## flow/design.v

```verilog
`timescale 1ns / 1ps
module hx711driver (
    input clk,
    input reset,
    input logic ce,  
    input logic [15:0] dvsr,  
    input logic start,
    output logic [23:0] dout,
    output logic hx711_done_tick,
    output logic ready,
    output logic sclk,
    input logic hx711_in
);
typedef enum {idle, cpha_delay, p0, p1, g0, g1} state_type;
state_type state_reg;
state_type state_next;
logic p_clk;
logic [15:0] c_reg;
logic [15:0] c_next;
logic hx711_clk_reg;
logic hx711_clk_next;
logic ready_i;
logic hx711_done_tick_i;
logic [5:0] n_reg;
logic [5:0] n_next;
logic [23:0] si_reg;
logic [23:0] si_next;
always_ff @(posedge clk, posedge reset)
    if (reset) begin
        state_reg <= idle;
        si_reg <= 0;
        n_reg <= 0;
        c_reg <= 0;
        hx711_clk_reg <= 0;
    end
    else if (ce) begin
        state_reg <= state_next;
        si_reg <= si_next;
        n_reg <= n_next;
        c_reg <= c_next;
        hx711_clk_reg <= hx711_clk_next;
    end
always_comb
begin
    state_next = state_reg;  
    ready_i = 0;
    hx711_done_tick_i = 0;
    si_next = si_reg;
    n_next = n_reg;
    c_next = c_reg;
    case (state_reg)
        idle: begin
                ready_i = 1;  
                if (start & !hx711_in) begin  
                    n_next = 0;  
                    c_next =0;   
                    state_next = cpha_delay;  
                end
            end
        cpha_delay: begin
                if (c_reg==dvsr) begin  
                    state_next = p0;  
                    c_next = 0;   
                end
                else
                    c_next = c_reg + 1;  
            end
        p0: begin
                if (c_reg==dvsr) begin  
                    state_next = p1;   
                    si_next = {si_reg[22:0], hx711_in};  
                    c_next = 0;  
                end
                else
                    c_next = c_reg + 1;   
            end
        p1: begin
                if (c_reg==dvsr) begin  
                    if (n_reg==23) begin  
                        state_next = g0;  
                        c_next = 0;  
                    end
                    else begin
                        state_next = p0;   
                        n_next = n_reg + 1;   
                        c_next = 0;   
                    end
                end
                else
                    c_next = c_reg + 1;  
            end
        g0: begin
                if (c_reg==dvsr) begin  
                    state_next = g1;  
                    c_next = 0;  
                end
                else
                    c_next = c_reg + 1;   
            end
        g1: begin
                if (c_reg==dvsr) begin  
                    hx711_done_tick_i = 1;   
                    state_next = idle;   
                end
                else
                    c_next = c_reg + 1;  
            end
     endcase
end
assign ready = ready_i;
assign hx711_done_tick = hx711_done_tick_i;
assign p_clk = (state_next==p0) || (state_next == g0);
assign hx711_clk_next = p_clk;
assign dout = si_reg;
assign sclk = hx711_clk_reg;
endmodule
`timescale 1ns / 1ps
module seven_seg_driver (
    input logic clock,
    input logic reset,
    input logic [23:0] binary_in,
    output logic [7:0] segments_out,  
    output logic [7:0] anodes_out      
);
    logic [15:0] refresh_counter;
    logic refresh_tick;
    always_ff @(posedge clock, posedge reset) begin
        if (reset) begin
            refresh_counter <= '0;
            refresh_tick <= 1'b0;
        end else begin
            refresh_tick <= 1'b0;  
            if (refresh_counter == 16'd1023) begin
                refresh_counter <= '0;
                refresh_tick <= 1'b1;
            end else begin
                refresh_counter <= refresh_counter + 1;
            end
        end
    end
    logic [31:0] bcd_digits;  
    always_comb begin
        logic [23:0] bin_copy;
        logic [31:0] bcd_temp;
        bin_copy = binary_in;
        bcd_temp = '0;
        for (int i = 0; i < 24; i++) begin
            for (int j = 0; j < 8; j++) begin
                if (bcd_temp[ (j*4) +: 4 ] > 4) begin
                bcd_temp[ (j*4) +: 4 ] = bcd_temp[ (j*4) +: 4 ] + 3;
                end
            end
            {bcd_temp, bin_copy} = {bcd_temp, bin_copy} << 1;
        end
        bcd_digits = bcd_temp;  
    end
    logic [2:0] digit_selector;  
    logic [3:0] current_bcd_digit;  
    always_ff @(posedge clock, posedge reset) begin
        if (reset) begin
            digit_selector <= '0;
        end else if (refresh_tick) begin
            digit_selector <= digit_selector + 1;  
        end
    end
    always_comb begin
        case (digit_selector)
            3'd0:    current_bcd_digit = bcd_digits[3:0];    
            3'd1:    current_bcd_digit = bcd_digits[7:4];    
            3'd2:    current_bcd_digit = bcd_digits[11:8];   
            3'd3:    current_bcd_digit = bcd_digits[15:12];  
            3'd4:    current_bcd_digit = bcd_digits[19:16];  
            3'd5:    current_bcd_digit = bcd_digits[23:20];  
            3'd6:    current_bcd_digit = bcd_digits[27:24];  
            3'd7:    current_bcd_digit = bcd_digits[31:28];  
            default: current_bcd_digit = 4'b1111;          
        endcase
    end
    always_comb begin
        case (current_bcd_digit)
            4'd0:    segments_out = 8'b00000011;  
            4'd1:    segments_out = 8'b10011111;  
            4'd2:    segments_out = 8'b00100101;  
            4'd3:    segments_out = 8'b00001101;  
            4'd4:    segments_out = 8'b10011001;  
            4'd5:    segments_out = 8'b01001001;  
            4'd6:    segments_out = 8'b01000001;  
            4'd7:    segments_out = 8'b00011111;  
            4'd8:    segments_out = 8'b00000001;  
            4'd9:    segments_out = 8'b00001001;  
            default: segments_out = 8'b11111111;  
        endcase
    end
    always_comb begin
        case (digit_selector)
            3'd0:    anodes_out = 8'b11111110;  
            3'd1:    anodes_out = 8'b11111101;  
            3'd2:    anodes_out = 8'b11111011;  
            3'd3:    anodes_out = 8'b11110111;  
            3'd4:    anodes_out = 8'b11101111;  
            3'd5:    anodes_out = 8'b11011111;  
            3'd6:    anodes_out = 8'b10111111;  
            3'd7:    anodes_out = 8'b01111111;  
            default: anodes_out = 8'b11111111;  
        endcase
    end
endmodule
`timescale 1ns / 1ps
module top_nexys_a7 (
    input logic clock,       
    input logic reset,
    input logic hx711_data_in,
    output logic hx711_sclk_out,
    output logic [5:0] states_led,
    output logic [7:0] DDP,
    output logic [7:0] AN
);
    logic clock50MHz;
    always_ff @(posedge clock, posedge reset) begin
        if (reset) clock50MHz <= 0;
        else       clock50MHz <= ~clock50MHz;
    end
    logic ce_50;
    assign ce_50 = ~clock50MHz;
    logic hx711_data_sync1, hx711_data_sync2;
    always_ff @(posedge clock) begin
        if (ce_50) begin
            hx711_data_sync1 <= hx711_data_in;
            hx711_data_sync2 <= hx711_data_sync1;
        end
    end
    logic [23:0] s_hx711_raw_bits; 
    logic        s_hx711_tick;     
    hx711driver inst_hx711_driver (
        .clk(clock), 
        .reset(reset), 
        .ce(ce_50),
        .dvsr(16'd50), 
        .start(1'b1), 
        .dout(s_hx711_raw_bits), 
        .hx711_done_tick(s_hx711_tick),
        .ready(), 
        .sclk(hx711_sclk_out), 
        .hx711_in(hx711_data_sync2) 
    );
    logic signed [31:0] data_signed;
    assign data_signed = {{8{s_hx711_raw_bits[23]}}, s_hx711_raw_bits};
    logic s_tick_sync_r, s_tick_rising;
    always_ff @(posedge clock) s_tick_sync_r <= s_hx711_tick;
    assign s_tick_rising = s_hx711_tick && !s_tick_sync_r; 
    localparam int CLOCKS_PER_SECOND = 100_000;
    localparam int THRESHOLD = 50;                      
    localparam int NOISE_LIMIT = 15000; 
    int timer_1sec;
    logic signed [63:0] accumulator_sum; 
    int sample_count;
    int consecutive_outliers;
    logic signed [31:0] current_second_avg;
    logic signed [31:0] previous_second_avg;
    logic signed [31:0] display_stable_val;
    logic signed [31:0] r_sample_captured;  
    typedef enum logic [3:0] {
        ST_IDLE,          
        ST_SAMPLE_CALC,   
        ST_SAMPLE_CHECK,  
        ST_SAMPLE_ACCUM,  
        ST_PREP_DIV,      
        ST_DIVIDE,        
        ST_UPDATE,        
        ST_CLEANUP        
    } state_t;
    state_t state;
    logic [63:0] div_dividend;
    logic [63:0] div_remainder;
    logic [31:0] div_divisor;
    logic [31:0] div_quotient;
    logic [6:0]  div_counter;
    logic        div_sign_bit;
    logic signed [31:0] r_diff;
    logic [31:0] r_abs_diff;
    logic        r_is_valid_sample;
    always_ff @(posedge clock, posedge reset) begin
        if (reset) begin
            timer_1sec <= '0;
            accumulator_sum <= '0;
            sample_count <= '0;
            current_second_avg <= '0;
            previous_second_avg <= '0;
            display_stable_val <= '0;
            states_led <= '0;
            state <= ST_IDLE;
            div_dividend <= 0; 
            div_remainder <= 0; 
            div_divisor <= 0;
            div_quotient <= 0; 
            div_counter <= 0; 
            div_sign_bit <= 0;
            consecutive_outliers <= 0;
            r_sample_captured <= 0;
            r_diff <= 0;
            r_abs_diff <= 0;
            r_is_valid_sample <= 0;
        end
        else begin
            case (state)
                ST_IDLE: begin
                    if (s_tick_rising) begin
                        r_sample_captured <= data_signed;  
                        state <= ST_SAMPLE_CALC;           
                    end 
                    else if (timer_1sec == CLOCKS_PER_SECOND - 1) begin
                        timer_1sec <= 0;
                        state <= ST_PREP_DIV;
                    end 
                    else begin
                        timer_1sec <= timer_1sec + 1;
                    end
                end
                ST_SAMPLE_CALC: begin
                    if (timer_1sec != CLOCKS_PER_SECOND - 1) timer_1sec <= timer_1sec + 1;
                    r_diff <= r_sample_captured - current_second_avg;
                    state <= ST_SAMPLE_CHECK;
                end
                ST_SAMPLE_CHECK: begin
                    if (timer_1sec != CLOCKS_PER_SECOND - 1) timer_1sec <= timer_1sec + 1;
                    if (r_diff < 0) r_abs_diff <= unsigned'(-r_diff);
                    else            r_abs_diff <= unsigned'(r_diff);
                    state <= ST_SAMPLE_ACCUM;
                end
                ST_SAMPLE_ACCUM: begin
                    if (timer_1sec != CLOCKS_PER_SECOND - 1) timer_1sec <= timer_1sec + 1;
                    if (r_abs_diff < NOISE_LIMIT || current_second_avg == 0 || consecutive_outliers >= 3) begin
                        accumulator_sum <= accumulator_sum + r_sample_captured;
                        sample_count <= sample_count + 1;
                        consecutive_outliers <= 0;
                    end else begin
                        consecutive_outliers <= consecutive_outliers + 1;
                    end
                    state <= ST_IDLE;  
                end
                ST_PREP_DIV: begin
                    if (sample_count == 0) begin
                        current_second_avg <= 0;
                        state <= ST_UPDATE;
                    end else begin
                        if (accumulator_sum < 0) begin
                            div_dividend <= unsigned'(-accumulator_sum);
                            div_sign_bit <= 1'b1;
                        end else begin
                            div_dividend <= unsigned'(accumulator_sum);
                            div_sign_bit <= 1'b0;
                        end
                        div_divisor   <= unsigned'(sample_count);
                        div_remainder <= 0;
                        div_quotient  <= 0;
                        div_counter   <= 63; 
                        state <= ST_DIVIDE;
                    end
                end
                ST_DIVIDE: begin
                    div_remainder = (div_remainder << 1) | (div_dividend[div_counter]);
                    if (div_remainder >= div_divisor) begin
                        div_remainder = div_remainder - div_divisor;
                        div_quotient[div_counter] = 1'b1; 
                    end
                    if (div_counter == 0) state <= ST_UPDATE;
                    else div_counter <= div_counter - 1;
                end
                ST_UPDATE: begin
                    logic signed [31:0] temp_avg;
                    if (div_sign_bit) temp_avg = signed'(-div_quotient);
                    else              temp_avg = signed'(div_quotient);
                    current_second_avg <= temp_avg;
                    display_stable_val <= temp_avg;
                    if ((previous_second_avg - temp_avg) > THRESHOLD) states_led <= 6'b101101; 
                    else states_led <= 6'b000000;
                    state <= ST_CLEANUP;
                end
                ST_CLEANUP: begin
                    previous_second_avg <= current_second_avg;
                    accumulator_sum <= 0;
                    sample_count <= 0;
                    state <= ST_IDLE; 
                end
                default: state <= ST_IDLE;
            endcase
        end
    end
    logic [23:0] final_display_number;
    always_comb begin
        if (display_stable_val < 0) final_display_number = unsigned'(-display_stable_val);
        else                        final_display_number = unsigned'(display_stable_val);
    end
    seven_seg_driver inst_display (
        .clock(clock),                  
        .reset(reset),                
        .binary_in(final_display_number),   
        .segments_out(DDP),           
        .anodes_out(AN)               
    );
endmodule
```

## flow/run.sh

```bash
#!/bin/bash
# the make line also repeats each setting of config.mk as NAME=value (left out here)
make -C /OpenROAD-flow-scripts/flow DESIGN_CONFIG=/design/flow/config.mk WORK_HOME=/design/flow/orfs CLKGATE_MAP_FILE= finish
```

## flow/config.mk

```make
export PLATFORM = sky130hd
export DESIGN_NAME = top_nexys_a7
export DESIGN_NICKNAME = top_nexys_a7
export VERILOG_FILES = /design/flow/design.v
export SDC_FILE = /design/flow/constraint.sdc
export NUM_CORES = 4
export LEC_CHECK = 0
export CAP_MARGIN = 5
export CELL_PAD_IN_SITES_GLOBAL_PLACEMENT = 2
export CORE_MARGIN = 3
export CORE_UTILIZATION = 41
export CTS_CLUSTER_SIZE = 16
export PLACE_DENSITY = 0.61
export SETUP_SLACK_MARGIN = -2.0
export SLEW_MARGIN = 20
```

## flow/constraint.sdc

```tcl
create_clock -name core_clock -period 38.1 [get_ports {clock}]
set_input_delay 7.6200 -clock core_clock [delete_from_list [all_inputs] [get_ports {clock}]]
set_output_delay 7.6200 -clock core_clock [all_outputs]
set_load 0.01 [all_outputs]
```

==> out/results.tsv, run 1 <==
metric	value	unit
grt_max_degree	109	
grt_first_pass_wirelength	215000	um
die_x	355	um
seqPwrFrac	45.5	%
syn_to_final_growth	8.69	%
ys_sh_xor	8.72	%
clk_path_buf_depth	3	
synthAoiAreaFrac	23.3	%
wl_per_cell	17.4	um
top_area_cell	dfrtp_1	
htreeDepth	3	
rows	127	
grt_remaining_overflow	0	
ir_worst_vdd	0.0266	mV
gp_congestion	0.831	
vias	41700	
cpLargestDelayFamily	AND-OR/OR-AND gates	
slew_headroom	28.0	%
cts_tree	done	
cts.sinks	622	
flop_area	15600	um^2
top_area_share	30.9	%
nets	5966	
dieArea	126000	um^2
topCellsByArea	dfrtp_1, ha_1, xor2_1, nand2_1, xnor2_1	
rsz0062_at_grt	no	
swShare	21.5	%
whs	0.426	ns
synth_chip_area	50000	um^2
crit_arrival	26.11	ns
clockRootBuffer	clkbuf_16	
placed_cells	7211	
top_cell	dfrtp_1	
ys_sh_mux	6.63	%
comb_power	14.1	uW
crit_path_max_incr_delay	0.74	ns
clock_power	779	uW
ys.flop_type	dfrtp_1	
cpMaxStageDelayCell	a21oi_1	
p_leak	23.9	nW
post-place-ws	5.33	ns
finClkSkew	0.0203	ns
grtUsageTotal	20.2	%
antenna_left	0	
clk_latency	0.63	ns
hold_path.class	flop to flop	
ys_sh_adder	7.25	%
postSynthCellCount	5744	
placed_cell_area	51700	um^2
outcome	complete, no violations	
ys_warn_count	3	
fin_area	54400	um^2
comb_area	32600	um^2
async_flop_share	99.5	%
power_frac_clock	53.6	%
r2r-end	accumulator_sum[63]	
ys_sh_simple	19.1	%
top_cells_by_count	dfrtp_1, nand2_1, nor2_1, o21ai_0, a21oi_1	
post-route-min-period	33.73	ns
ys.flops	622	
antenna_found_initial	1	
dp_hpwl	93400	um
drt-initial-drc-count	2379	
logic_family	AND-OR/OR-AND gates	
total_power	1.45	mW
openroad.warnings	83	
utilization	45.1	%
synth_area	50000	um^2
reg2reg_from	r_sample_captured[1]	
cpMostUsedCell	ha_1	
whs_path_depth	0	
drt_pass1_iterations	6	
edf_count	2	
wl	128000	um
clk_pin_slew	0.06	ns
port_buffers	22	
antenna-diode-count	0	
p_seq	661	uW
numCtsBuffers	76	
power.switching	312	uW
p_per_area	26.7	nW/um^2
hp-start	hx711_data_sync1	
cts-resized-gates	0	
finalCritPeriodShare	88.5	%
num_io_pins	26	
finalSetupViolations	0	
fmax	29.7	MHz
fin_tns_setup	0	ns
core-area	120000	um^2
required	30.48	ns
p_int	1.14	mW
cp.buffers_inverters	8	
ys_seq_share	31.1	%
worst_pin_slew	1.05	ns
drc	0	
r2r_cells	51	
avgSynthCellArea	8.71	um^2
min_to	hx711_data_sync2	
via_per_inst	5.67	
end_kind	output port	
die_h	355	um
cp_max_fo	12	
power_leader	the clock network	
start_kind	flop	
r2r_slack	26.87	ns
postCtsSetupRepairBufs	0	
hold_violations	0	
critical_path.startpoint	display_stable_val[8]	
crit_type	flop to output port	
instances_no_fill	7352	
synthDistinctLibCells	160	
drv_cap	0	
maxSlewViolCount	0	
share_comb_of_total_power	1.0	%
postCtsHoldBufs	0	
worst-path-stages	91	
core_util_floorplan	41.5	%
endpoint	DDP[4]	
grt_pass1_vias	40500	
nFillCells	12000	
worst_slack	4.37	ns
ys_cells	5744	
## layer usage
layer	share of wire, %	vias up	GRT usage, %	routed length [um]
met5	0.010	-	0	13
met4	1.8	2	4.28	2340
met3	2.5	140	2.07	3170
met2	46	495	32.9	58400
met1	50	20100	28.9	64200
li1	-	20900	-	-
## area by class of cell
cell class                 instances  share of cell area, %
clock inverter                    33                  0.851
tap                             1612                   3.71
inverter                         255                   1.77
sequential                       622                   28.6
clock buffer                     108                   4.13
timing repair buffer              60                  0.936
multi-input combinational       4662                   60.0
==> run 2, diff against run 1 <==
Settings changed: CAP_MARGIN 5 to 20, CELL_PAD_IN_SITES_GLOBAL_PLACEMENT 2 to not set, CORE_MARGIN 3 to 2, CORE_UTILIZATION 41 to 68, CTS_CLUSTER_SIZE 16 to not set, PLACE_DENSITY 0.61 to not set, SETUP_SLACK_MARGIN -2.0 to 2.16.
Clock period 38.1 ns to 15.0 ns, I/O delays scaled along.
==> out/results.tsv, run 2 <==
metric	value	unit	change
outcome	finished with violations		
so_faults	setup timing		
ys.flops	622		unchanged
hp-start	hx711_data_sync1		
antenna_found_initial	0		-1
start_kind	flop		
post-place-ws	-7.63	ns	-12.96 ns
synth_chip_area	50000	um^2	unchanged
p_leak	29.1	nW	+21%
r2r_cells	51		unchanged
clockRootBuffer	clkbuf_16		
hold_violations	0		unchanged
post-route-min-period	23.01	ns	
power_frac_clock	48.8	%	-4.8 points
edf_count	2		unchanged
antenna-diode-count	0		unchanged
whs_path_depth	0		unchanged
grt_remaining_overflow	0		unchanged
top_cell	dfrtp_1		
wl_per_cell	18.5	um	+6.3%
required	12.00	ns	-18.48 ns
fmax	43.5	MHz	
finClkSkew	0.0321	ns	+0.0118 ns
drt-initial-drc-count	4158		+75%
avgSynthCellArea	8.71	um^2	unchanged
top_area_cell	dfrtp_1		
maxSlewViolCount	0		unchanged
wl	143000	um	+11%
core_util_floorplan	68.6	%	+27 points
crit_arrival	20.01	ns	-6.10 ns
clock_power	1.63	mW	+110%
top_cells_by_count	dfrtp_1, nand2_1, nor2_1, o21ai_0, a21oi_1		
power.switching	743	uW	+140%
dieArea	75800	um^2	-40%
endpoint	DDP[5]		
reg2reg_from	r_sample_captured[1]		
vias	49000		+18%
r2r-end	accumulator_sum[63]		
end_kind	output port		
routed.top_layer	met4		
grt_pass1_vias	48400		+19%
grtUsageTotal	36.3	%	+16 points
cts.sinks	622		unchanged
drt_pass1_iterations	8		+2
r2r_slack	3.91	ns	-22.96 ns
rows	99		-22%
finalCritPeriodShare	153	%	+65 points
worst-path-stages	96		+5.5%
power_leader	registers		
ys_cells	5744		unchanged
drc	0		unchanged
ys_seq_share	31.1	%	unchanged
ir_worst_vdd	0.0917	mV	+240%
total_power	3.34	mW	+130%
p_per_area	53.2	nW/um^2	+99%
cts_tree	done		
numCtsBuffers	67		-12%
antenna_left	0		unchanged
die_x	275	um	-23%
finalSetupViolations	7		+7
rsz0062_at_grt	yes		
openroad.warnings	88		+6.0%
p_int	2.60	mW	+130%
crit_type	flop to output port		
hold_path.class	flop to flop		
crit_path_max_incr_delay	0.62	ns	-0.12 ns
grt_first_pass_wirelength	232000	um	+7.6%
met2_length	70400	um	+21%
slew_headroom	24.0	%	-4.0 points
cpLargestDelayFamily	AND-OR/OR-AND gates		
swShare	22.2	%	+0.74 points
cpMostUsedCell	ha_4		
comb_power	34.9	uW	
htreeDepth	3		unchanged
seqPwrFrac	50.2	%	+4.7 points
ys_sh_adder	7.25	%	unchanged
clk_path_buf_depth	3		unchanged
syn_to_final_growth	25.7	%	
nets	6989		+17%
postCtsHoldBufs	0		unchanged
cpMaxStageDelayCell	or4_4		
ys.flop_type	dfrtp_1		
p_seq	1.68	mW	+150%
nFillCells	4065		-66%
dp_hpwl	95000	um	+1.7%
top_area_share	30.9	%	unchanged
logic_family	AND-OR/OR-AND gates		
grt_max_degree	179		+64%
cp.buffers_inverters	17		+9
ys_sh_xor	8.72	%	unchanged
die_h	275	um	-23%
async_flop_share	99.5	%	unchanged
synthDistinctLibCells	160		unchanged
postSynthCellCount	5744		unchanged
ys_warn_count	3		unchanged
num_io_pins	26		unchanged
port_buffers	22		unchanged
drv_cap	0		unchanged
clk_pin_slew	0.07	ns	about the same
synthAoiAreaFrac	23.3	%	unchanged
clk_latency	0.63	ns	about the same
synth_area	50000	um^2	unchanged
gp_congestion	0.932		+12%
share_comb_of_total_power	1.0	%	about the same
min_to	hx711_data_sync2		
critical_path.startpoint	display_stable_val[8]		
ys_sh_mux	6.63	%	unchanged
ys_sh_simple	19.1	%	unchanged
worst_slack	-8.01	ns	-12.38 ns
via_per_inst	6.36		+12%
wl_met1	59000	um	-8.1%
worst_pin_slew	1.14	ns	+0.0905 ns
topCellsByArea	dfrtp_1, ha_1, xor2_1, nand2_1, xnor2_1		
met3WireLength	7270	um	+130%
core-area	73000	um^2	-39%
cp_max_fo	7		-5
==> run 2: through the flow <==
| step | hold slack [ns] | cell area [um^2] | util (%) | TNS, ns | instances |
|---|---|---|---|---|---|
| CTS | 0.440 | 62400 | 85.5 | -48.93 | 7680 |
| global route | 0.448 | 62900 | 86.2 | -61.44 | 7705 |
| detailed placement | 0.414 | 58700 | 80.5 | -53.25 | 7487 |
| finish | 0.440 | 62900 | 86.2 | -55.60 | 7705 |
| floorplan | 0.352 | 51000 | - | -52.03 | 5745 |
| global placement | 0.409 | 58700 | 80.5 | -49.53 | 7487 |
==> run 2: what timing repair did <==
| item | 4_1_cts | 5_1_grt |
|---|---|---|
| endpoints found under the setup margin | 7 | 7 |
| setup buffers | 78 | 24 |
| endpoints found under the hold margin | 0 | 0 |
| pin swaps | 129 | 38 |
| resized | 215 | 58 |
==> run 2: per-layer routing <==
metal,track usage (%),up-vias
li1,-,23000
met1,46.3,23800
met2,63.1,1754
met3,3.76,487
met4,15.6,0
met5,0,-
==> run 2: layout make-up <==
| class | instances | area [um^2] | share of cell area (%) |
|---|---|---|---|
| Inverter | 255 | 978 | 1.56 |
| Sequential cell | 622 | 15600 | 24.8 |
| Clock inverter | 22 | 244 | 0.388 |
| Clock buffer | 93 | 1920 | 3.05 |
| Multi-Input combinational cell | 4662 | 34600 | 55.0 |
| Timing Repair Buffer | 1092 | 8360 | 13.3 |
| Tap cell | 959 | 1200 | 1.91 |
==> run 3, diff against run 2 <==
Settings changed: CORE_UTILIZATION 68 to 66, SETUP_SLACK_MARGIN 2.16 to -2.0.
Clock period 15.0 ns to 26.9 ns, I/O delays scaled along.
==> out/results.tsv, run 3 <==
metric	value	unit	change
via_per_inst	6.33		-0.46%
dieArea	78000	um^2	+3.0%
nets	6067		-13%
ys_sh_mux	6.63	%	unchanged
cp.buffers_inverters	14		-3
so_faults	setup timing		
ys_cells	5744		unchanged
fmax	36.1	MHz	
placed_cells	6665		-11%
maxSlewViolCount	0		unchanged
r2r_cells	51		unchanged
hp-start	hx711_data_sync1		
num_io_pins	26		unchanged
drc	0		unchanged
cp_max_fo	10		+3
grt_max_degree	149		-17%
ys_warn_count	3		unchanged
power_leader	the clock network		
htreeDepth	3		unchanged
worst-path-stages	100		+4.2%
comb_power	19.1	uW	
ys.flop_type	dfrtp_1		
finalSetupViolations	7		unchanged
ys.flops	622		unchanged
crit_type	flop to output port		
openroad.warnings	85		-3.4%
cts_tree	done		
gp_congestion	0.933		+0.15%
instances_no_fill	6800		-12%
cpLargestDelayFamily	simple AND/OR/NAND/NOR gates		
synth_chip_area	50000	um^2	unchanged
crit_arrival	22.32	ns	+2.31 ns
ys_seq_share	31.1	%	unchanged
whs_path_depth	0		unchanged
synthDistinctLibCells	160		unchanged
worst_pin_slew	0.994	ns	-0.147 ns
drv_cap	0		unchanged
min_to	hx711_data_sync2		
crit_path_max_incr_delay	0.60	ns	-0.02 ns
clock_power	988	uW	-39%
p_per_area	35.8	nW/um^2	-33%
share_comb_of_total_power	1.0	%	about the same
start_kind	flop		
core_util_floorplan	67.0	%	-1.6 points
r2r_slack	15.69	ns	+11.78 ns
syn_to_final_growth	8.62	%	
antenna_left	0		unchanged
hold_violations	0		unchanged
topCellsByArea	dfrtp_1, ha_1, xor2_1, nand2_1, xnor2_1		
nFillCells	5830		+43%
outcome	finished with violations		
post-route-min-period	27.70	ns	
ir_worst_vdd	0.0524	mV	-43%
numCtsBuffers	69		+3.0%
postCtsHoldBufs	0		unchanged
ys_sh_adder	7.25	%	unchanged
async_flop_share	99.5	%	unchanged
p_leak	24.3	nW	-16%
die_h	279	um	+1.5%
cpMostUsedCell	ha_1		
cts.sinks	622		unchanged
wl_per_cell	17.1	um	-7.6%
dp_hpwl	83100	um	-13%
hold_path.class	flop to flop		
synth_area	50000	um^2	unchanged
required	21.52	ns	+9.52 ns
seqPwrFrac	48.2	%	-2.0 points
utilization	72.8	%	-13 points
swShare	21.5	%	-0.76 points
top_cell	dfrtp_1		
grtUsageTotal	29.5	%	-6.9 points
ys_sh_xor	8.72	%	unchanged
vias	43100		-12%
cpMaxStageDelayCell	or4_1		
total_power	1.94	mW	-42%
clk_path_buf_depth	3		unchanged
grt_first_pass_wirelength	197000	um	-15%
port_buffers	22		unchanged
reg2reg_from	r_sample_captured[1]		
power_frac_clock	50.8	%	+2.0 points
end_kind	output port		
grt_pass1_vias	40600		-16%
finClkSkew	0.0316	ns	-0.000471 ns
antenna-diode-count	0		unchanged
drt-initial-drc-count	2772		-33%
p_int	1.53	mW	-41%
fin_tns_setup	-5.02	ns	+50.58 ns
avgSynthCellArea	8.71	um^2	unchanged
p_seq	936	uW	-44%
clockRootBuffer	clkbuf_16		
top_area_cell	dfrtp_1		
logic_family	AND-OR/OR-AND gates		
grt_remaining_overflow	0		unchanged
top_area_share	30.9	%	unchanged
endpoint	DDP[4]		
wl	116000	um	-18%
r2r-end	accumulator_sum[63]		
power.switching	417	uW	-44%
drt_pass1_iterations	6		-2
top_cells_by_count	dfrtp_1, nand2_1, nor2_1, o21ai_0, a21oi_1		
rows	100		+1.0%
synthAoiAreaFrac	23.3	%	unchanged
die_x	279	um	+1.5%
finalCritPeriodShare	103	%	-50 points
edf_count	2		unchanged
core-area	74700	um^2	+2.4%
postSynthCellCount	5744		unchanged
ys_sh_simple	19.1	%	unchanged
worst_slack	-0.800	ns	+7.21 ns
clk_pin_slew	0.06	ns	about the same
slew_headroom	31.8	%	+7.9 points
critical_path.startpoint	display_stable_val[10]		
antenna_found_initial	0		unchanged
clk_latency	0.62	ns	about the same
-- run 3: final cells by class --
| cell class | instances | area, um^2 | area share [%] |
|---|---|---|---|
| inverter | 255 | 965 | 1.78 |
| sequential | 622 | 15600 | 28.7 |
| clock buffer | 100 | 1990 | 3.67 |
| multi-input combinational | 4662 | 32900 | 60.5 |
| tap | 969 | 1210 | 2.23 |
| clock inverter | 24 | 387 | 0.711 |
| timing repair buffer | 168 | 1330 | 2.44 |
-- run 3: metal layers --
layer  part of all wire (%)  global-route usage [%]  up-vias
met5                      0                       0        -
met4                    2.2                    7.20        0
met3                    4.1                    3.24      174
met2                     48                    49.6      943
met1                     46                    40.8    20800
li1                       -                       -    21200
-- run 3: repair_timing --
action | CTS | global route
gates resized | 0 | 56
endpoints found under the hold margin | 0 | 0
setup buffers | 0 | 11
setup endpoints to repair | 0 | 7
-- run 3: metrics by stage --
stage	cell area, um^2	setup slack (ns)	hold WS [ns]
finish	54300	-0.800	0.462
detailed placement	51600	-0.677	0.444
global placement	51600	-0.106	0.402
global route	54300	-2.08	0.472
floorplan	50000	-0.283	0.352
CTS	54000	-1.46	0.460
==> run 4, diff against run 3 <==
Settings changed: ABC_AREA set to 0, CAP_MARGIN 20 to 15, CELL_PAD_IN_SITES_DETAIL_PLACEMENT set to 0, CELL_PAD_IN_SITES_GLOBAL_PLACEMENT set to 0, CORE_UTILIZATION 66 to 15, CTS_CLUSTER_SIZE set to 43, PLACE_DENSITY_LB_ADDON set to 0.02, SETUP_SLACK_MARGIN -2.0 to 5.0, SLEW_MARGIN 20 to 15.
Clock period 26.9 ns to 49.3 ns, I/O delays scaled along.
==> out/results.tsv, run 4 <==
metric	value	unit	change
share_comb_of_total_power	1.0	%	about the same
ys_cells	5744		unchanged
postCtsSetupRepairBufs	0		unchanged
endpoint	DDP[3]		
ys_seq_share	31.1	%	unchanged
post-route-min-period	36.42	ns	
cpLargestDelayFamily	AND-OR/OR-AND gates		
r2r-end	accumulator_sum[63]		
clockRootBuffer	clkbuf_16		
clock_power	687	uW	-30%
whs_path_depth	0		unchanged
cts-resized-gates	0		unchanged
ys_sh_adder	7.25	%	unchanged
hold_violations	0		unchanged
cpMostUsedCell	ha_1		
end_kind	output port		
comb_power	12.4	uW	
p_per_area	20.7	nW/um^2	-42%
ys_warn_count	3		unchanged
power.switching	285	uW	-32%
num_io_pins	26		unchanged
synthAoiAreaFrac	23.3	%	unchanged
crit_type	flop to output port		
finClkSkew	0.0312	ns	-0.000472 ns
drv_cap	0		unchanged
cp_max_fo	11		+1
ir_worst_vdd	0.0227	mV	-57%
dieArea	338000	um^2	+330%
min_to	hx711_data_sync2		
drc	0		unchanged
crit_arrival	26.56	ns	+4.24 ns
maxSlewViolCount	0		unchanged
outcome	complete, no violations		
grt_first_pass_wirelength	278000	um	+41%
ys.flops	622		unchanged
async_flop_share	99.5	%	unchanged
rsz0062_at_grt	no		
crit_path_max_incr_delay	0.67	ns	+0.07 ns
syn_to_final_growth	16.7	%	
top_area_cell	dfrtp_1		
p_seq	511	uW	-45%
finalSetupViolations	0		-7
power_leader	the clock network		
dp_hpwl	132000	um	+59%
rows	212		+110%
synth_chip_area	50000	um^2	unchanged
flop_area	15600	um^2	about the same
nets	6002		-1.1%
drt_pass1_iterations	5		-1
gp_congestion	0.701		-25%
grt_remaining_overflow	0		unchanged
postCtsHoldBufs	0		unchanged
fin_area	58400	um^2	+7.5%
grt_max_degree	98		-34%
fin_tns_setup	0	ns	+5.02 ns
wl_per_cell	17.5	um	+2.1%
port_buffers	22		unchanged
r2r_cells	51		unchanged
clk_path_buf_depth	3		unchanged
finalCritPeriodShare	73.9	%	-29 points
topCellsByArea	dfrtp_1, ha_1, xor2_1, nand2_1, xnor2_1		
die_x	582	um	+110%
antenna_left	0		unchanged
r2r_slack	37.02	ns	+21.33 ns
logic_family	AND-OR/OR-AND gates		
seqPwrFrac	42.2	%	-6.0 points
postSynthCellCount	5744		unchanged
reg2reg_from	r_sample_captured[1]		
fmax	27.5	MHz	
cp.buffers_inverters	12		-2
cts_tree	done		
ys.flop_type	dfrtp_1		
ys_sh_simple	19.1	%	unchanged
ys_sh_mux	6.63	%	unchanged
core-area	333000	um^2	+350%
drt-initial-drc-count	1965		-29%
core_util_floorplan	15.0	%	-52 points
top_cell	dfrtp_1		
avgSynthCellArea	8.71	um^2	unchanged
vias	42000		-2.4%
required	39.44	ns	+17.92 ns
slew_headroom	21.6	%	-10 points
nFillCells	37200		+540%
synthDistinctLibCells	160		unchanged
antenna_found_initial	3		+3
edf_count	2		unchanged
cpMaxStageDelayCell	or4b_2		
clk_latency	0.70	ns	+0.08 ns
worst-path-stages	95		-5.0%
hp-start	hx711_data_sync1		
grtUsageTotal	10.4	%	-19 points
grt_pass1_vias	43800		+8.0%
critical_path.startpoint	display_stable_val[0]		
synth_area	50000	um^2	unchanged
placed_cell_area	55300	um^2	+7.3%
top_cells_by_count	dfrtp_1, nand2_1, nor2_1, o21ai_0, a21oi_1		
ys_sh_xor	8.72	%	unchanged
swShare	23.6	%	+2.1 points
cts.sinks	622		unchanged
top_area_share	30.9	%	unchanged
die_h	582	um	+110%
p_leak	24.2	nW	-0.44%
hold_path.class	flop to flop		
worst_pin_slew	1.17	ns	+0.173 ns
start_kind	flop		
numCtsBuffers	87		+26%
openroad.warnings	80		-5.9%
total_power	1.21	mW	-38%
power_frac_clock	56.7	%	+5.9 points
comb_area	32600	um^2	-0.82%
wl	178000	um	+53%
clk_pin_slew	0.06	ns	about the same
htreeDepth	3		unchanged
p_int	925	uW	-39%
via_per_inst	4.13		-35%
[run 4: area by class of cell]
cell class	instances	area share [%]
Antenna cell	3	0.0129
Clock buffer	129	4.46
Clock inverter	30	0.765
Inverter	255	1.65
Multi-Input combinational cell	4662	55.8
Sequential cell	622	26.7
Tap cell	4387	9.40
Timing Repair Buffer	85	1.19
[run 4: metrics by stage]
step / instances / hold WS (ns) / setup slack (ns) / util, %
global route: 10200 / 0.428 / 10.23 / 17.6
global placement: 10000 / 0.409 / 13.90 / 16.6
finish: 10200 / 0.417 / 12.88 / 17.6
floorplan: 5745 / 0.352 / 17.64 / -
CTS: 10200 / 0.419 / 12.65 / 17.6
detailed placement: 10000 / 0.406 / 13.56 / 16.6
[run 4: routing by layer]
layer | routed length [um] | up-vias | track usage [%]
li1 | - | 21000 | -
met1 | 85900 | 20500 | 14.0
met2 | 85000 | 316 | 17.8
met3 | 3610 | 156 | 1.05
met4 | 3280 | 2 | 2.28
met5 | 13 | - | 0
==> run 5, diff against run 4 <==
Settings changed: ABC_AREA 0 to not set, CAP_MARGIN 15 to 20, CELL_PAD_IN_SITES_DETAIL_PLACEMENT 0 to not set, CELL_PAD_IN_SITES_GLOBAL_PLACEMENT 0 to 2, CORE_UTILIZATION 15 to 40, CTS_CLUSTER_SIZE 43 to not set, MAX_ROUTING_LAYER set to met4, PLACE_DENSITY_LB_ADDON 0.02 to not set, SETUP_SLACK_MARGIN 5.0 to not set, SLEW_MARGIN 15 to 20.
Clock period 49.3 ns to 40.0 ns, I/O delays scaled along.
==> out/results.tsv, run 5 <==
metric	value	unit	change
outcome	complete, no violations		
ys.flops	622		unchanged
post-place-ws	7.04	ns	-6.53 ns
power_leader	the clock network		
endpoint	DDP[4]		
numCtsBuffers	77		-11%
cpLargestDelayFamily	simple AND/OR/NAND/NOR gates		
drt-initial-drc-count	2565		+31%
utilization	43.9	%	+26 points
fmax	29.6	MHz	
cpMostUsedCell	ha_1		
ys_cells	5744		unchanged
placed_cell_area	51700	um^2	-6.6%
instances_no_fill	7378		-27%
htreeDepth	3		unchanged
topCellsByArea	dfrtp_1, ha_1, xor2_1, nand2_1, xnor2_1		
comb_power	13.3	uW	+7%
ys_sh_simple	19.1	%	unchanged
seqPwrFrac	45.5	%	+3.3 points
ys_seq_share	31.1	%	unchanged
postCtsHoldBufs	0		unchanged
grt_first_pass_wirelength	214000	um	-23%
whs_path_depth	0		unchanged
min_to	hx711_data_sync2		
grt_max_degree	131		+34%
syn_to_final_growth	8.75	%	
worst_slack	6.23	ns	-6.65 ns
p_per_area	25.4	nW/um^2	+23%
hp-start	hx711_data_sync1		
slew_headroom	26.0	%	+4.4 points
grt_remaining_overflow	0		unchanged
avgSynthCellArea	8.71	um^2	unchanged
fin_area	54400	um^2	-6.8%
ir_worst_vdd	0.0335	mV	+48%
antenna_left	0		unchanged
top_cell	dfrtp_1		
dp_hpwl	93300	um	-29%
rows	129		-39%
openroad.warnings	87		+8.8%
cp.buffers_inverters	8		-4
cts-resized-gates	0		unchanged
crit_path_max_incr_delay	0.76	ns	+0.09 ns
die_h	358	um	-38%
antenna-diode-count	0		-3
ys_sh_adder	7.25	%	unchanged
die_x	358	um	-38%
drc	0		unchanged
top_area_cell	dfrtp_1		
power_frac_clock	53.5	%	-3.2 points
reg2reg_from	r_sample_captured[1]		
core_util_floorplan	40.4	%	+25 points
crit_arrival	25.77	ns	-0.79 ns
synthDistinctLibCells	160		unchanged
hold_path.class	flop to flop		
crit_type	flop to output port		
p_int	1.08	mW	+17%
async_flop_share	99.5	%	unchanged
core-area	124000	um^2	-63%
dieArea	128000	um^2	-62%
r2r_slack	28.64	ns	-8.38 ns
finalCritPeriodShare	84.4	%	+11 points
cpMaxStageDelayCell	mux2i_1		
ys_warn_count	3		unchanged
placed_cells	7237		-28%
r2r_cells	51		unchanged
cp_max_fo	12		+1
worst-path-stages	92		-3.2%
r2r-end	accumulator_sum[63]		
power.switching	302	uW	+5.8%
cts_tree	done		
maxSlewViolCount	0		unchanged
synth_chip_area	50000	um^2	unchanged
clk_pin_slew	0.05	ns	about the same
postCtsSetupRepairBufs	0		unchanged
clk_path_buf_depth	3		unchanged
grtUsageTotal	20.6	%	+10 points
wl_per_cell	17.4	um	-0.62%
drv_cap	0		unchanged
synthAoiAreaFrac	23.3	%	unchanged
critical_path.startpoint	display_stable_val[8]		
nets	5968		-0.57%
clockRootBuffer	clkbuf_16		
required	32.00	ns	-7.44 ns
p_leak	23.9	nW	-1.2%
ys.flop_type	dfrtp_1		
gp_congestion	0.838		+19%
top_cells_by_count	dfrtp_1, nand2_1, nor2_1, o21ai_0, a21oi_1		
clk_latency	0.67	ns	-0.03 ns
p_seq	630	uW	+23%
cts.sinks	622		unchanged
worst_pin_slew	1.08	ns	-0.0873 ns
via_per_inst	5.63		+36%
num_io_pins	26		unchanged
total_power	1.38	mW	+14%
grt_pass1_vias	40200		-8.3%
finalSetupViolations	0		unchanged
logic_family	AND-OR/OR-AND gates		
hold_violations	0		unchanged
ys_sh_xor	8.72	%	unchanged
vias	41500		-1.2%
edf_count	2		unchanged
swShare	21.8	%	-1.7 points
rsz0062_at_grt	no		
port_buffers	22		unchanged
drt_pass1_iterations	6		+1
share_comb_of_total_power	1.0	%	about the same
top_area_share	30.9	%	unchanged
postSynthCellCount	5744		unchanged
synth_area	50000	um^2	unchanged
post-route-min-period	33.77	ns	
end_kind	output port		
clock_power	740	uW	+7.7%
finClkSkew	0.0371	ns	+0.00592 ns
wl	128000	um	-28%
start_kind	flop		
whs	0.432	ns	+0.0155 ns
fin_tns_setup	0	ns	unchanged
antenna_found_initial	0		-3
ys_sh_mux	6.63	%	unchanged
run 5: metal layers:
metal  routed length [um]  track usage (%)
met1                64200             28.5
met2                58500             32.6
met3                 3320             2.26
met4                 2070             4.11
met5                    0                -
run 5: cell type report:
class                   count  area [um^2]
clock inverters            28          452
repair buffers             61          529
inverters                 255          965
well taps                1637         2050
flip-flops and latches    622        15600
fillers                 12300        69600
clock buffers             113         2240
multi-input cells        4662        32600
==> run 6, diff against run 5 <==
Settings changed: ABC_AREA set to 1, CAP_MARGIN 20 to 0, CELL_PAD_IN_SITES_GLOBAL_PLACEMENT 2 to not set, PLACE_DENSITY_LB_ADDON set to 0.25.
==> out/results.tsv, run 6 <==
metric	value	unit	change
outcome	complete, no violations		
grt_pass1_vias	42200		+5.0%
ys_warn_count	3		unchanged
swShare	21.0	%	-0.79 points
top_area_cell	dfrtp_1		
postCtsHoldBufs	0		unchanged
synthAoiAreaFrac	14.3	%	-9.0 points
cts-resized-gates	0		unchanged
finalCritPeriodShare	65.0	%	-19 points
grt_first_pass_wirelength	203000	um	-4.9%
ir_worst_vdd	0.0344	mV	+2.8%
openroad.warnings	88		+1.1%
post-place-ws	14.72	ns	+7.68 ns
hp-start	hx711_data_sync1		
reg2reg_from	accumulator_sum[0]		
synth_chip_area	49100	um^2	-1.8%
grtUsageTotal	19.5	%	-1.1 points
port_buffers	22		unchanged
share_comb_of_total_power	1.0	%	about the same
comb_power	13.1	uW	
nets	7413		+24%
ys_sh_xor	5.42	%	-3.3 points
ys.flops	622		unchanged
antenna_left	0		unchanged
postCtsSetupRepairBufs	0		unchanged
avgSynthCellArea	6.88	um^2	-21%
r2r_slack	31.20	ns	+2.56 ns
power_leader	the clock network		
clock_power	676	uW	-8.6%
slew_headroom	32.1	%	+6.1 points
ys_seq_share	31.7	%	+0.57 points
clockRootBuffer	clkbuf_16		
ys_sh_adder	7.34	%	+0.092 points
clk_latency	0.62	ns	-0.05 ns
power.switching	278	uW	-8.1%
hold_violations	0		unchanged
core-area	122000	um^2	-1.7%
r2r_cells	88		+73%
cpMostUsedCell	nand2_1		
finalSetupViolations	0		unchanged
top_cells_by_count	nand2_1, inv_1, dfrtp_1, o21ai_0, nor2_1		
die_x	354	um	-0.89%
power_frac_clock	51.3	%	-2.2 points
fin_tns_setup	0	ns	unchanged
synth_area	49100	um^2	-1.8%
maxSlewViolCount	0		unchanged
whs_path_depth	0		unchanged
cts.sinks	622		unchanged
num_io_pins	26		unchanged
cp.buffers_inverters	24		+16
crit_type	flop to output port		
wl_per_cell	13.7	um	-21%
syn_to_final_growth	8.97	%	
antenna_found_initial	0		unchanged
finClkSkew	0.0283	ns	-0.00881 ns
cts_tree	done		
gp_congestion	0.864		+3.1%
required	32.00	ns	about the same
top_cell	nand2_1		
cpMaxStageDelayCell	clkdlybuf4s50_1		
total_power	1.32	mW	-4.6%
p_leak	27.6	nW	+15%
whs	0.421	ns	-0.0117 ns
async_flop_share	99.5	%	unchanged
seqPwrFrac	47.7	%	+2.2 points
critical_path.startpoint	display_stable_val[0]		
postSynthCellCount	7139		+24%
synthDistinctLibCells	82		-49%
vias	44800		+7.9%
logic_family	simple AND/OR/NAND/NOR gates		
topCellsByArea	dfrtp_1, nand2_1, inv_1, ha_1, o21ai_0		
ys_sh_simple	31.9	%	+13 points
end_kind	output port		
crit_path_max_incr_delay	0.53	ns	-0.23 ns
htreeDepth	3		unchanged
rows	128		-0.78%
fmax	38.5	MHz	+30%
via_per_inst	5.09		-9.5%
ys.flop_type	dfrtp_1		
core_util_floorplan	40.3	%	-0.051 points
drv_cap	0		unchanged
ys_cells	7139		+24%
edf_count	2		unchanged
drt_pass1_iterations	5		-1
grt_max_degree	168		+28%
numCtsBuffers	69		-10%
p_seq	630	uW	about the same
die_h	354	um	-0.89%
dieArea	126000	um^2	-1.8%
clk_path_buf_depth	3		unchanged
drc	0		unchanged
top_area_share	31.4	%	+0.57 points
p_per_area	24.6	nW/um^2	-3.1%
hold_path.class	flop to flop		
rsz0062_at_grt	no		
start_kind	flop		
cpLargestDelayFamily	simple AND/OR/NAND/NOR gates		
worst_pin_slew	1.02	ns	-0.0612 ns
min_to	hx711_data_sync2		
drt-initial-drc-count	2589		+0.94%
p_int	1.04	mW	-3.7%
clk_pin_slew	0.07	ns	+0.02 ns
r2r-end	accumulator_sum[62]		
wl	121000	um	-5.9%
ys_sh_mux	0.127	%	-6.5 points
worst-path-stages	135		+47%
endpoint	DDP[1]		
post-route-min-period	26.00	ns	-7.77 ns
worst_slack	14.00	ns	+7.77 ns
dp_hpwl	90700	um	-2.8%
grt_remaining_overflow	0		unchanged
crit_arrival	18.00	ns	-7.77 ns
cp_max_fo	6		-6
[run 6: metal layers]
| layer | vias to the layer above | GRT usage (%) | part of all wire, % |
|---|---|---|---|
| li1 | 23300 | - | - |
| met1 | 20700 | 25.6 | 48 |
| met2 | 657 | 32.0 | 46 |
| met3 | 167 | 1.63 | 3.0 |
| met4 | 0 | 5.81 | 2.6 |
| met5 | - | - | 0 |
[run 6: cell type report]
class | count | area [um^2]
Antenna cell | 1 | 2.50
Sequential cell | 622 | 15600
Multi-Input combinational cell | 5327 | 29100
Inverter | 1049 | 3960
Clock buffer | 104 | 2080
Timing Repair Buffer | 55 | 480
Tap cell | 1625 | 2030
Clock inverter | 20 | 312
Fill cell | 12400 | 68300
[run 6: per-stage QoR]
stage | instance area (um^2) | util, % | cells
2_1_floorplan | 49100 | - | 7140
3_5_place_dp | 51100 | 42.0 | 8678
3_3_place_gp | 51100 | 42.0 | 8678
6_report | 53500 | 43.9 | 8803
5_1_grt | 53500 | 43.9 | 8802
4_1_cts | 53500 | 43.9 | 8802
==> run 7, diff against run 6 <==
Settings changed: CAP_MARGIN 0 to 20, CORE_UTILIZATION 40 to 72, CTS_CLUSTER_SIZE set to 74, MAX_ROUTING_LAYER met4 to not set, PLACE_DENSITY set to 0.35, PLACE_DENSITY_LB_ADDON 0.25 to not set, SETUP_SLACK_MARGIN set to 5.0.
Clock period 40.0 ns to 19.3 ns, I/O delays scaled along.
==> out/results.tsv, run 7 <==
metric	value	unit	change
outcome	finished with violations		
so_faults	setup timing		
cpMostUsedCell	nand2_2		
grt_first_pass_wirelength	213000	um	+4.7%
wl_per_cell	16.7	um	+22%
ys_cells	7139		unchanged
whs_path_depth	0		unchanged
gp_congestion	0.929		+7.6%
cpMaxStageDelayCell	dfrtp_1		
finalCritPeriodShare	106	%	+41 points
cts_tree	done		
critical_path.startpoint	display_stable_val[3]		
postSynthCellCount	7139		unchanged
clockRootBuffer	clkbuf_16		
ys_seq_share	31.7	%	unchanged
cts.sinks	622		unchanged
clock_power	1.35	mW	+100%
slew_headroom	16.6	%	-15 points
r2r-end	accumulator_sum[62]		
r2r_slack	10.35	ns	-20.85 ns
drc	0		unchanged
power.switching	582	uW	+110%
dieArea	70300	um^2	-44%
grt_max_degree	173		+3.0%
synthDistinctLibCells	82		unchanged
hp-start	hx711_data_sync1		
min_to	hx711_data_sync2		
synth_area	49100	um^2	unchanged
p_leak	28.9	nW	+4.8%
antenna_found_initial	2		+2
total_power	2.68	mW	+100%
wl	138000	um	+14%
post-place-ws	-0.241	ns	-14.96 ns
endpoint	DDP[4]		
top_area_share	31.4	%	unchanged
ys_sh_mux	0.127	%	unchanged
p_per_area	48.0	nW/um^2	+95%
finalSetupViolations	7		+7
r2r_cells	89		+1.1%
antenna_left	0		unchanged
topCellsByArea	dfrtp_1, nand2_1, inv_1, ha_1, o21ai_0		
nFillCells	4460		-64%
logic_family	simple AND/OR/NAND/NOR gates		
via_per_inst	6.03		+18%
ys.flop_type	dfrtp_1		
ys_sh_simple	31.9	%	unchanged
core-area	67400	um^2	-45%
swShare	21.7	%	+0.63 points
edf_count	2		unchanged
ys.flops	622		unchanged
reg2reg_from	accumulator_sum[0]		
avgSynthCellArea	6.88	um^2	unchanged
rsz0062_at_grt	yes		
clk_latency	0.63	ns	about the same
fmax	49.0	MHz	
drt-initial-drc-count	4890		+89%
syn_to_final_growth	13.9	%	
maxSlewViolCount	0		unchanged
die_h	265	um	-25%
cp.buffers_inverters	27		+13%
grt_pass1_vias	46000		+9.1%
start_kind	flop		
crit_path_max_incr_delay	0.42	ns	-0.11 ns
grt_remaining_overflow	0		unchanged
placed_cells	7923		-8.7%
clk_path_buf_depth	3		unchanged
hold_path.class	flop to flop		
worst_pin_slew	1.24	ns	+0.224 ns
antenna-diode-count	0		-1
power_leader	the clock network		
p_seq	1.30	mW	+110%
die_x	265	um	-25%
ys_sh_adder	7.34	%	unchanged
async_flop_share	99.5	%	unchanged
whs	0.420	ns	-0.000781 ns
p_int	2.10	mW	+100%
grtUsageTotal	35.7	%	+16 points
drv_cap	0		unchanged
core_util_floorplan	72.9	%	+33 points
htreeDepth	3		unchanged
finClkSkew	0.0330	ns	+0.00470 ns
comb_power	27.4	uW	
fin_tns_setup	-7.37	ns	-7.37 ns
share_comb_of_total_power	1.0	%	about the same
crit_type	flop to output port		
ys_warn_count	3		unchanged
worst-path-stages	132		-2.2%
vias	49800		+11%
synthAoiAreaFrac	14.3	%	unchanged
clk_pin_slew	0.06	ns	about the same
top_area_cell	dfrtp_1		
post-route-min-period	20.39	ns	
crit_arrival	16.53	ns	-1.47 ns
end_kind	output port		
cpLargestDelayFamily	simple AND/OR/NAND/NOR gates		
drt_pass1_iterations	6		+1
rows	95		-26%
seqPwrFrac	48.6	%	+0.9 points
worst_slack	-1.09	ns	-15.10 ns
openroad.warnings	88		unchanged
num_io_pins	26		unchanged
power_frac_clock	50.4	%	-0.9 points
cp_max_fo	5		-1
ir_worst_vdd	0.0719	mV	+110%
ys_sh_xor	5.42	%	unchanged
nets	7620		+2.8%
numCtsBuffers	68		-1.4%
hold_violations	0		unchanged
dp_hpwl	87200	um	-3.8%
postCtsHoldBufs	0		unchanged
required	15.44	ns	-16.56 ns
port_buffers	22		unchanged
instances_no_fill	8256		-6.2%
top_cells_by_count	nand2_1, inv_1, dfrtp_1, o21ai_0, nor2_1		
synth_chip_area	49100	um^2	unchanged
top_cell	nand2_1		
[run 7: routing by layer]
metal | up-vias | part of all wire [%] | track usage, %
met5 | - | 0.019 | 0
met4 | 4 | 4.7 | 12.9
met3 | 616 | 7.1 | 4.35
met2 | 2172 | 48 | 62.7
met1 | 23200 | 40 | 45.5
li1 | 23700 | - | -
[run 7: layout make-up]
class	instances	area [um^2]	share of cell area, %
inverters	1049	3970	7.09
flip-flops and latches	622	15600	27.8
multi-input cells	5327	30900	55.3
well taps	873	1090	1.95
repair buffers	263	2110	3.77
clock inverters	28	362	0.646
clock buffers	94	1920	3.44
[run 7: through the flow]
stage / cell area [um^2] / utilization (%)
3_5_place_dp: 50700 / 75.2
6_report: 56000 / 83.0
3_3_place_gp: 50700 / 75.2
4_1_cts: 54800 / 81.3
5_1_grt: 56000 / 83.0
2_1_floorplan: 49700 / -
[run 7: timing repair]
item,4_1_cts,5_1_grt
pin swaps,127,115
buffers inserted,155,54
endpoints found under the setup margin,7,7
resized,190,156
==> run 8, diff against run 7 <==
Settings changed: ABC_AREA 1 to not set, CELL_PAD_IN_SITES_DETAIL_PLACEMENT set to 1, CELL_PAD_IN_SITES_GLOBAL_PLACEMENT set to 3, CORE_UTILIZATION 72 to 31, CTS_CLUSTER_SIZE 74 to 86, GPL_ROUTABILITY_DRIVEN set to 0, HOLD_SLACK_MARGIN set to 0.29, MAX_ROUTING_LAYER set to met4, MIN_ROUTING_LAYER set to met2, PLACE_DENSITY 0.35 to 0.36, SETUP_SLACK_MARGIN 5.0 to not set.
Clock period 19.3 ns to 33.2 ns, I/O delays scaled along.
==> out/results.tsv, run 8 <==
metric	value	unit	change
cp_max_fo	11		+6
post-place-ws	1.17	ns	+1.41 ns
ys.flop_type	dfrtp_1		
start_kind	flop		
cpLargestDelayFamily	simple AND/OR/NAND/NOR gates		
critical_path.startpoint	display_stable_val[8]		
clockRootBuffer	clkbuf_16		
antenna_left	0		unchanged
cpMostUsedCell	ha_1		
p_seq	759	uW	-42%
share_comb_of_total_power	1.0	%	about the same
synthAoiAreaFrac	23.3	%	+9.0 points
wl_per_cell	19.4	um	+17%
comb_power	17.5	uW	
worst-path-stages	96		-27%
avgSynthCellArea	8.71	um^2	+27%
p_leak	24.1	nW	-17%
whs_path_depth	0		unchanged
total_power	1.69	mW	-37%
endpoint	DDP[3]		
crit_type	flop to output port		
slew_headroom	29.3	%	+13 points
async_flop_share	99.5	%	unchanged
ys_sh_mux	6.63	%	+6.5 points
ir_worst_vdd	0.0404	mV	-44%
port_buffers	22		unchanged
instances_no_fill	7919		-4.1%
finalSetupViolations	0		-7
reg2reg_from	r_sample_captured[0]		
top_area_cell	dfrtp_1		
dp_hpwl	109000	um	+25%
fmax	32.1	MHz	
ys_sh_simple	19.1	%	-13 points
clock_power	912	uW	-32%
finClkSkew	0.0451	ns	+0.0122 ns
nets	5984		-21%
antenna_found_initial	0		-2
hp-start	hx711_data_sync1		
synth_area	50000	um^2	+1.8%
maxSlewViolCount	0		unchanged
synthDistinctLibCells	160		+95%
worst_pin_slew	1.05	ns	-0.189 ns
cpMaxStageDelayCell	or4_1		
clk_pin_slew	0.06	ns	about the same
fin_area	55500	um^2	-0.79%
num_io_pins	26		unchanged
logic_family	AND-OR/OR-AND gates		
grt_first_pass_wirelength	249000	um	+17%
r2r_slack	21.56	ns	+11.21 ns
syn_to_final_growth	10.9	%	
topCellsByArea	dfrtp_1, ha_1, xor2_1, nand2_1, xnor2_1		
top_cells_by_count	dfrtp_1, nand2_1, nor2_1, o21ai_0, a21oi_1		
grtUsageTotal	29.2	%	-6.6 points
placed_cell_area	52400	um^2	+3.4%
hold_violations	0		unchanged
clk_latency	0.70	ns	+0.07 ns
grt_remaining_overflow	0		unchanged
core_util_floorplan	31.2	%	-42 points
worst_slack	2.00	ns	+3.10 ns
htreeDepth	3		unchanged
ys_sh_xor	8.72	%	+3.3 points
power_frac_clock	54.0	%	+3.6 points
synth_chip_area	50000	um^2	+1.8%
edf_count	2		unchanged
min_to	hx711_data_sync2		
rows	147		+55%
grt_max_degree	148		-14%
drt-initial-drc-count	5421		+11%
r2r-end	accumulator_sum[63]		
ys_cells	5744		-20%
required	26.56	ns	+11.12 ns
ys_warn_count	3		unchanged
dieArea	165000	um^2	+130%
end_kind	output port		
openroad.warnings	91		+3.4%
wl	154000	um	+12%
die_h	406	um	+53%
p_per_area	30.4	nW/um^2	-37%
finalCritPeriodShare	94.0	%	-12 points
crit_arrival	24.56	ns	+8.03 ns
whs	0.438	ns	+0.0182 ns
seqPwrFrac	45.0	%	-3.6 points
drc	0		unchanged
via_per_inst	7.47		+24%
hold_path.class	flop to flop		
swShare	24.2	%	+2.6 points
power.switching	409	uW	-30%
core-area	160000	um^2	+140%
placed_cells	7762		-2.0%
drt_pass1_iterations	8		+2
cts.sinks	622		unchanged
ys.flops	622		unchanged
ys_seq_share	31.1	%	-0.57 points
clk_path_buf_depth	3		unchanged
cp.buffers_inverters	9		-67%
crit_path_max_incr_delay	0.68	ns	+0.26 ns
numCtsBuffers	82		+21%
drv_cap	0		unchanged
r2r_cells	51		-43%
die_x	406	um	+53%
ys_sh_adder	7.25	%	-0.092 points
postSynthCellCount	5744		-20%
cts_tree	done		
top_cell	dfrtp_1		
post-route-min-period	31.20	ns	
p_int	1.28	mW	-39%
outcome	complete, no violations		
top_area_share	30.9	%	-0.57 points
power_leader	the clock network		
grt_pass1_vias	68500		+49%
vias	59100		+19%
postCtsHoldBufs	0		unchanged
[run 8: timing repair]
item                                    4_1_cts  5_1_grt
resized                                       0       48
buffers inserted                              0        7
endpoints found under the setup margin        0        7
[run 8: cell type report]
class / count / area, um^2
clock inverters: 34 / 384
inverters: 255 / 965
repair buffers: 72 / 673
clock buffers: 113 / 2330
multi-input cells: 4662 / 32900
flip-flops and latches: 622 / 15600
well taps: 2160 / 2700
fillers: 18700 / 105000
diodes: 1 / 2.50
[run 8: per-stage QoR]
step	utilization, %	setup TNS, ns
after global placement	32.7	0
after floorplan	-	0
after CTS	34.4	0
final	34.6	0
after detailed placement	32.7	0
after global routing	34.6	-0.136
[run 8: layer usage]
metal	share of wire (%)	vias up	wire, um	GRT usage (%)
met5	0	-	0	-
met4	2.8	0	4270	3.07
met3	42	539	64700	39.4
met2	55	16300	84800	33.3
met1	0	21600	0	-
li1	-	20700	-	-
==> run 9, diff against run 8 <==
Settings changed: CELL_PAD_IN_SITES_DETAIL_PLACEMENT 1 to not set, CELL_PAD_IN_SITES_GLOBAL_PLACEMENT 3 to not set, CORE_UTILIZATION 31 to 61, CTS_CLUSTER_SIZE 86 to not set, GPL_ROUTABILITY_DRIVEN 0 to not set, HOLD_SLACK_MARGIN 0.29 to not set, MAX_ROUTING_LAYER met4 to not set, MIN_ROUTING_LAYER met2 to not set, PLACE_DENSITY 0.36 to not set.
Clock period 33.2 ns to 18.2 ns, I/O delays scaled along.
==> out/results.tsv, run 9 <==
metric	value	unit	change
worst_slack	-5.06	ns	-7.07 ns
p_per_area	45.5	nW/um^2	+50%
fin_tns_setup	-35.03	ns	-35.03 ns
power_frac_clock	51.3	%	-2.7 points
async_flop_share	99.5	%	unchanged
clk_latency	0.63	ns	-0.07 ns
grtUsageTotal	30.9	%	+1.7 points
outcome	finished with violations		
antenna_left	0		unchanged
post-route-min-period	23.26	ns	
hold_path.class	flop to flop		
postCtsHoldBufs	0		unchanged
antenna-diode-count	0		-1
finalCritPeriodShare	128	%	+34 points
core-area	81600	um^2	-49%
r2r_cells	51		unchanged
hold_violations	0		unchanged
worst-path-stages	93		-3.1%
p_int	2.27	mW	+78%
wl_per_cell	16.9	um	-13%
port_buffers	22		unchanged
ys_sh_mux	6.63	%	unchanged
fmax	43.0	MHz	
grt_max_degree	175		+18%
reg2reg_from	r_sample_captured[1]		
synth_area	50000	um^2	unchanged
drt-initial-drc-count	2826		-48%
swShare	21.6	%	-2.7 points
die_h	290	um	-28%
core_util_floorplan	61.3	%	+30 points
r2r-end	accumulator_sum[63]		
ys_cells	5744		unchanged
postSynthCellCount	5744		unchanged
seqPwrFrac	47.7	%	+2.7 points
maxSlewViolCount	0		unchanged
comb_power	28.2	uW	+61%
grt_remaining_overflow	0		unchanged
synth_chip_area	50000	um^2	unchanged
min_to	hx711_data_sync2		
antenna_found_initial	1		+1
ys_sh_xor	8.72	%	unchanged
met3WireLength	5020	um	-92%
cts_tree	done		
worst_pin_slew	1.14	ns	+0.0914 ns
cpLargestDelayFamily	simple AND/OR/NAND/NOR gates		
die_x	290	um	-28%
drc	0		unchanged
top_cell	dfrtp_1		
edf_count	2		unchanged
whs_path_depth	0		unchanged
grt_pass1_vias	46700		-32%
ys_sh_adder	7.25	%	unchanged
drv_cap	0		unchanged
dieArea	84300	um^2	-49%
hp-start	hx711_data_sync1		
ir_worst_vdd	0.0644	mV	+59%
p_seq	1.38	mW	+82%
start_kind	flop		
rsz0062_at_grt	yes		
vias	46900		-21%
gp_congestion	0.900		
crit_type	flop to output port		
rows	105		-29%
numCtsBuffers	70		-15%
so_faults	setup timing		
via_per_inst	5.98		-20%
finalSetupViolations	7		+7
power_leader	the clock network		
avgSynthCellArea	8.71	um^2	unchanged
syn_to_final_growth	27.4	%	
end_kind	output port		
dp_hpwl	94500	um	-13%
wl_met1	58800	um	+58800 um
nets	7019		+17%
ys_warn_count	3		unchanged
endpoint	DDP[5]		
slew_headroom	21.8	%	-7.5 points
routed.top_layer	met5		
whs	0.435	ns	-0.00282 ns
cpMostUsedCell	ha_4		
required	14.56	ns	-12.00 ns
r2r_slack	7.32	ns	-14.24 ns
finClkSkew	0.0467	ns	+0.00152 ns
logic_family	AND-OR/OR-AND gates		
cp.buffers_inverters	10		+1
clockRootBuffer	clkbuf_16		
clk_pin_slew	0.06	ns	about the same
wl	133000	um	-14%
topCellsByArea	dfrtp_1, ha_1, xor2_1, nand2_1, xnor2_1		
synthAoiAreaFrac	23.3	%	unchanged
drt_pass1_iterations	6		-2
power.switching	625	uW	+53%
ys_seq_share	31.1	%	unchanged
top_area_share	30.9	%	unchanged
top_cells_by_count	dfrtp_1, nand2_1, nor2_1, o21ai_0, a21oi_1		
cts.sinks	622		unchanged
crit_path_max_incr_delay	0.54	ns	-0.14 ns
cpMaxStageDelayCell	or4_4		
cp_max_fo	5		-6
synthDistinctLibCells	160		unchanged
p_leak	29.4	nW	+22%
ys.flop_type	dfrtp_1		
clk_path_buf_depth	3		unchanged
grt_first_pass_wirelength	224000	um	-10%
clock_power	1.49	mW	+63%
top_area_cell	dfrtp_1		
ys_sh_simple	19.1	%	unchanged
openroad.warnings	90		-1.1%
share_comb_of_total_power	1.0	%	about the same
critical_path.startpoint	display_stable_val[11]		
crit_arrival	19.62	ns	-4.94 ns
htreeDepth	3		unchanged
ys.flops	622		unchanged
num_io_pins	26		unchanged
met2_length	65200	um	-23%
==> run 9: stage by stage <==
step	setup slack, ns	util (%)	cells	cell area (um^2)	total power, mW
6_report	-5.06	78.1	7851	63700	2.90
2_1_floorplan	-4.90	-	5745	51000	1.43
3_5_place_dp	-5.37	72.4	7614	59000	1.44
5_1_grt	-5.97	78.1	7851	63700	2.98
3_3_place_gp	-4.73	72.4	7614	59000	1.44
4_1_cts	-4.70	77.2	7819	63000	2.92
==> run 9: timing repair <==
item	in CTS	in global routing
buffers inserted	83	34
cloned	0	0
pin swaps	120	60
resized	212	96
endpoints found under the setup margin	7	7
==> run 9: per-layer routing <==
metal	vias to the layer above	global-route usage, %
li1	23000	-
met1	22700	40.5
met2	997	53.8
met3	258	2.94
met4	2	9.81
met5	-	0
==> run 9: layout make-up <==
| type | instances | area [um^2] |
|---|---|---|
| flip-flops and latches | 622 | 15600 |
| clock inverters | 27 | 432 |
| multi-input cells | 4662 | 34800 |
| repair buffers | 1119 | 8600 |
| clock buffers | 96 | 2030 |
| fillers | 5736 | 17800 |
| inverters | 255 | 976 |
| well taps | 1070 | 1340 |
Power is estimated from default activity; no workload was simulated.
